==> inputs of run Y <==
==> flow/design.v (excerpt) <==
module clk_ctrl
(
	input				wire				clk_i					,
	input				wire				rstn_i				,	
	input				wire	[15:0]	freq						,
	output			reg				dds1_o					,
	output			reg				dds_o						
);
make LEC_CHECK=0 CAP_MARGIN=20 CELL_PAD_IN_SITES_DETAIL_PLACEMENT=0 CORE_ASPECT_RATIO=0.93 CORE_MARGIN=2 CORE_UTILIZATION=59 CTS_CLUSTER_DIAMETER=341 GPL_ROUTABILITY_DRIVEN=0 HOLD_SLACK_MARGIN=0.12 MAX_ROUTING_LAYER=met4 SETUP_SLACK_MARGIN=5.0 SLEW_MARGIN=20 TNS_END_PERCENT=55 finish   # period 115.0 ns
run.sh (not shown) runs the stock make flow with config.mk's settings and CLKGATE_MAP_FILE=.
==> run F (differences from run Y) <==
--- a/flow/config.mk
+++ b/flow/config.mk
@@ -10,10 +10,9 @@
 export CORE_ASPECT_RATIO = 0.93
 export CORE_MARGIN = 2
-export CORE_UTILIZATION = 59
+export CORE_UTILIZATION = 65
 export CTS_CLUSTER_DIAMETER = 341
-export GPL_ROUTABILITY_DRIVEN = 0
-export HOLD_SLACK_MARGIN = 0.12
+export GPL_ROUTABILITY_DRIVEN = 1
 export MAX_ROUTING_LAYER = met4
-export SETUP_SLACK_MARGIN = 5.0
+export SETUP_SLACK_MARGIN = 0.88
 export SLEW_MARGIN = 20
 export TNS_END_PERCENT = 55
==> flow/constraint.sdc (replaced) <==
create_clock -name core_clock -period 60.2 [get_ports {clk_i}]
set_input_delay 12.0400 -clock core_clock [delete_from_list [all_inputs] [get_ports {clk_i}]]
set_output_delay 12.0400 -clock core_clock [all_outputs]
set_load 0.01 [all_outputs]
==> run D (differences from run Y) <==
==> flow/config.mk (replaced) <==
export PLATFORM = sky130hd
export DESIGN_NAME = clk_ctrl
export DESIGN_NICKNAME = clk_ctrl
export VERILOG_FILES = /design/flow/design.v
export SDC_FILE = /design/flow/constraint.sdc
export NUM_CORES = 4
export LEC_CHECK = 0
export CAP_MARGIN = 20
export CORE_MARGIN = 2
export CORE_UTILIZATION = 68
export SLEW_MARGIN = 20
==> flow/constraint.sdc (replaced) <==
create_clock -name core_clock -period 57.4 [get_ports {clk_i}]
set_input_delay 11.4800 -clock core_clock [delete_from_list [all_inputs] [get_ports {clk_i}]]
set_output_delay 11.4800 -clock core_clock [all_outputs]
set_load 0.01 [all_outputs]
==> impl.org <==
#+TITLE: Synthesis and PnR summary

** Run status
- Status :: complete, no violations

** Cells and area
- Multi-input gate share of total cell area :: 0.887
- Filler instances :: 8859
- Final-stage net count :: 7591
- Non-clk bufs :: 60

** Critical path
- Worst setup path startpoint :: freq[9]
- Arrival time at the worst endpoint :: 89.05 ns
- Maximum fanout along the worst path :: 23

** Min path
- Looking at hold timing, the worst path starts from cnt1[31].

** Route
- Amount of wire on met2 after detailed routing :: 67900 um
Source of the figures above: run Y

==> impl.org <==
#+TITLE: Synthesis and PnR summary

** Clocking
- Htree depth :: 3
- The skew report gives the latency at the later pin of the worst-skew pair as 0.42 ns.
- Looking at the clock tree report, the root buffer type is sky130_fd_sc_hd__clkbuf_16.

** Route
- Residual DRC :: 0
- Amount of wire on met2 after detailed routing :: 92800 um

** Cells and area
- Per the layout report, the design carries 1698 non-clock buffers.
- The final layout contains 9231 nets.
- Filler instances :: 4907
- Sequential cell area in the final layout :: 0.00165 mm^2
- Area of all placed cells without fillers :: 0.0728 mm^2
- Multi-input gate share of total cell area :: 0.741

** Critical path
- Maximum fanout along the worst path :: 8
- Per STA, the endpoint of the critical path is cnt1[30].
- Arrival time at the worst endpoint :: 64.55 ns

** Run status
- Layout violations :: negative setup slack
- The run finished, with violations left.

** Final timing
- Crit path setup slack, layout :: -4.04 ns
- Number of setup violations in the final report :: 28

** Place
- At the placement stage, the worst setup path has a slack of -3.66 ns.

** Min path
- The startpoint identified for the worst hold timing path is cnt[31].
Source of the figures above: run F

==> impl.org <==
#+TITLE: Synthesis and PnR summary

** Final timing
- From the final report, the count of setup violators was given as 38.
- Crit path setup slack, layout :: -8.80 ns

** Run status
- The flow ran to the end, but the layout failed its checks.
- Layout violations :: negative setup slack

** GRT
- Residual overflow from global routing :: 0

** Critical path
- Maximum fanout along the worst path :: 10
- Worst setup path startpoint :: freq[5]
- For the worst setup path, the data arrival time is 66.51 ns.

** Min path
- Hold path depth :: 0

** Cells and area
- Sequential cell count :: 66
- At the end of the flow, the number of nets in the layout was 9184.
- Total number of multi-input combinational cells :: 6202
- Per the layout area report, the combinational fraction of cell area is 0.744.
- Filler instances :: 4219

** Route
- Detailed routing placed a total of 97900 um of wire on met2.
- Per the detail_route report, the via count comes to 67800.
Source of the figures above: run D

